Design main, start of the top module:
module main(clk, rst, ena, state_0, cells);
parameter N = 16;  
parameter M = N + 2;  
input wire clk;
input wire rst;
input wire ena;
input wire [N*N-1:0] state_0;
output logic [N*N-1:0] cells;
wire [M*M-1:0] bordered_cells_q;  
wire [M*M-1:0] bordered_cells_d;
logic [M*M-1:0] bordered_cells_0;  
function int cell_index(int i, int j);
  cell_index = M*j + i;
endfunction
generate
  genvar i;
  genvar j;
  for (i = 0; i < M; i = i + 1) begin : cells_x
    for (j = 0; j < M; j = j + 1) begin : cells_y
      if ( (i > 0) && (i < (M-1)) && (j > 0) && (j < (M-1)) ) begin
        assign bordered_cells_0[cell_index(i, j)] = state_0[N*(j-1) + (i-1)];
        conway_cell CELL(
          .clk(clk), .rst(rst), .ena(ena),
          .neighbors({
            bordered_cells_q[cell_index(i-1, j-1)],
            bordered_cells_q[cell_index(i-1, j  )],
            bordered_cells_q[cell_index(i-1, j+1)],
            bordered_cells_q[cell_index(i  , j+1)],
            bordered_cells_q[cell_index(i+1, j+1)],
            bordered_cells_q[cell_index(i+1, j  )],
            bordered_cells_q[cell_index(i+1, j-1)],
            bordered_cells_q[cell_index(i  , j-1)]
          }),
          .state_0(bordered_cells_0[cell_index(i, j)]),
          .state_d(bordered_cells_d[cell_index(i, j)]),
          .state_q(bordered_cells_q[cell_index(i, j)])
        );
      end else begin  
        assign bordered_cells_0[cell_index(i,j)] = 1'b0;
        assign bordered_cells_q[cell_index(i,j)] = bordered_cells_0[cell_index(i,j)];
        assign bordered_cells_d[cell_index(i,j)] = 0;
      end
    end
  end
  for (i = 0; i < N; i = i + 1) begin : unborder
    always_comb begin
        cells[N*(i+1)-1:N*i] = bordered_cells_q[M*(i+2)-2:M*(i+1)+1];
    end
  end
endgenerate
endmodule
==> flow/config.mk <==
export PLATFORM = sky130hd
export DESIGN_NAME = main
export DESIGN_NICKNAME = main
export VERILOG_FILES = /design/flow/design.v
export SDC_FILE = /design/flow/constraint.sdc
export NUM_CORES = 4
export LEC_CHECK = 0
export ABC_AREA = 1
export CAP_MARGIN = 30
export CORE_MARGIN = 10
export CORE_UTILIZATION = 57
export CTS_CLUSTER_DIAMETER = 68
export CTS_CLUSTER_SIZE = 34
export MIN_ROUTING_LAYER = met2
export PLACE_DENSITY_LB_ADDON = 0.07
export SETUP_SLACK_MARGIN = 0.22
export SLEW_MARGIN = 20
==> flow/constraint.sdc <==
create_clock -name core_clock -period 2.23 [get_ports {clk}]
set_input_delay 0.4460 -clock core_clock [delete_from_list [all_inputs] [get_ports {clk}]]
set_output_delay 0.4460 -clock core_clock [all_outputs]
set_load 0.01 [all_outputs]
run.sh (not shown) runs the stock make flow with config.mk's settings and CLKGATE_MAP_FILE=.
The starting point ran to the end with violations: negative setup slack.
==> next run, changes <==
==> flow/config.mk (replaced) <==
export PLATFORM = sky130hd
export DESIGN_NAME = main
export DESIGN_NICKNAME = main
export VERILOG_FILES = /design/flow/design.v
export SDC_FILE = /design/flow/constraint.sdc
export NUM_CORES = 4
export LEC_CHECK = 0
export CAP_MARGIN = 0
export CORE_MARGIN = 2
export CORE_UTILIZATION = 72
export CTS_CLUSTER_DIAMETER = 68
export CTS_CLUSTER_SIZE = 34
export MIN_ROUTING_LAYER = met1
export SETUP_SLACK_MARGIN = -0.2
export SLEW_MARGIN = 20
export TNS_END_PERCENT = 5
==> flow/constraint.sdc (replaced) <==
create_clock -name core_clock -period 3.24 [get_ports {clk}]
set_input_delay 0.6480 -clock core_clock [delete_from_list [all_inputs] [get_ports {clk}]]
set_output_delay 0.6480 -clock core_clock [all_outputs]
set_load 0.01 [all_outputs]
Result:
- The new run reached the layout checks and failed them: negative setup slack
- area after synthesis goes down by 4.2%
- clock-buffer cell count is lower by 7
- final area decreases by 12%
- wire length came out lower by 5.6%
- setup slack is better by 430 ps


Starting RTL as in the previous note.
## main
module main(clk, rst, ena, state_0, cells);
parameter N = 16;  
parameter M = N + 2;  
input wire clk;
input wire rst;
input wire ena;
input wire [N*N-1:0] state_0;
output logic [N*N-1:0] cells;
wire [M*M-1:0] bordered_cells_q;  
wire [M*M-1:0] bordered_cells_d;
logic [M*M-1:0] bordered_cells_0;  
function int cell_index(int i, int j);
  cell_index = M*j + i;
endfunction
generate
  genvar i;
  genvar j;
  for (i = 0; i < M; i = i + 1) begin : cells_x
    for (j = 0; j < M; j = j + 1) begin : cells_y
      if ( (i > 0) && (i < (M-1)) && (j > 0) && (j < (M-1)) ) begin
        assign bordered_cells_0[cell_index(i, j)] = state_0[N*(j-1) + (i-1)];
        conway_cell CELL(
          .clk(clk), .rst(rst), .ena(ena),
          .neighbors({
            bordered_cells_q[cell_index(i-1, j-1)],
            bordered_cells_q[cell_index(i-1, j  )],
            bordered_cells_q[cell_index(i-1, j+1)],
            bordered_cells_q[cell_index(i  , j+1)],
            bordered_cells_q[cell_index(i+1, j+1)],
            bordered_cells_q[cell_index(i+1, j  )],
            bordered_cells_q[cell_index(i+1, j-1)],
            bordered_cells_q[cell_index(i  , j-1)]
          }),
          .state_0(bordered_cells_0[cell_index(i, j)]),
          .state_d(bordered_cells_d[cell_index(i, j)]),
          .state_q(bordered_cells_q[cell_index(i, j)])
        );
      end else begin  
        assign bordered_cells_0[cell_index(i,j)] = 1'b0;
        assign bordered_cells_q[cell_index(i,j)] = bordered_cells_0[cell_index(i,j)];
        assign bordered_cells_d[cell_index(i,j)] = 0;
      end
    end
  end
  for (i = 0; i < N; i = i + 1) begin : unborder
    always_comb begin
        cells[N*(i+1)-1:N*i] = bordered_cells_q[M*(i+2)-2:M*(i+1)+1];
    end
  end
endgenerate
endmodule
==> flow/config.mk <==
export PLATFORM = sky130hd
export DESIGN_NAME = main
export DESIGN_NICKNAME = main
export VERILOG_FILES = /design/flow/design.v
export SDC_FILE = /design/flow/constraint.sdc
export NUM_CORES = 4
export LEC_CHECK = 0
export CAP_MARGIN = 20
export CORE_MARGIN = 2
export CORE_UTILIZATION = 70
export CTS_CLUSTER_SIZE = 37
export HOLD_SLACK_MARGIN = -0.1
export MAX_ROUTING_LAYER = met4
export PLACE_DENSITY = 0.62
export SETUP_SLACK_MARGIN = -0.2
export SLEW_MARGIN = 35
==> flow/constraint.sdc <==
create_clock -name core_clock -period 3.1 [get_ports {clk}]
set_input_delay 0.6200 -clock core_clock [delete_from_list [all_inputs] [get_ports {clk}]]
set_output_delay 0.6200 -clock core_clock [all_outputs]
set_load 0.01 [all_outputs]
The baseline aborted during global routing, error ODB-0269.
Then changed:
Settings changed: HOLD_SLACK_MARGIN -0.1 to unset, PLACE_DENSITY 0.62 to unset, SETUP_SLACK_MARGIN -0.2 to 0.87, SLEW_MARGIN 35 to 20.
Clock period 3.1 ns to 3.29 ns, I/O delays scaled along.
Outcome: The new run ended with an error in global routing on DPL-0038; die size stays the same; area after synthesis stays the same; synthesized cell count stays the same.
Then changed:
Settings changed: CORE_UTILIZATION 70 to 42, CTS_CLUSTER_SIZE 37 to unset, MAX_ROUTING_LAYER met4 to unset, PLACE_DENSITY set to 0.6, SETUP_SLACK_MARGIN 0.87 to unset.
Clock period 3.29 ns to 3.66 ns, I/O delays scaled along.
Effect: Now the flow went through all stages and came out clean. Synthesized area stays the same. Die size went up by 66%. Synthesized cell count stays the same.
Then changed:
Settings changed: CORE_UTILIZATION 42 to 68, MAX_ROUTING_LAYER set to met4.
Clock period 3.66 ns to 3.22 ns, I/O delays scaled along.
With this change the flow did not get past global routing; synthesized cell count stays the same; area after synthesis stays the same; die area goes down by 38%.
Then changed:
Settings changed: CORE_UTILIZATION 68 to 70, CTS_CLUSTER_SIZE set to 37, PLACE_DENSITY 0.6 to unset, SETUP_SLACK_MARGIN set to -0.21.
Clock period 3.22 ns to 3.29 ns, I/O delays scaled along.
This time the run completed and failed the layout checks on setup timing.
Synthesized area is unchanged.
Die size came out lower by 2.8%.
Synthesized cell count is unchanged.
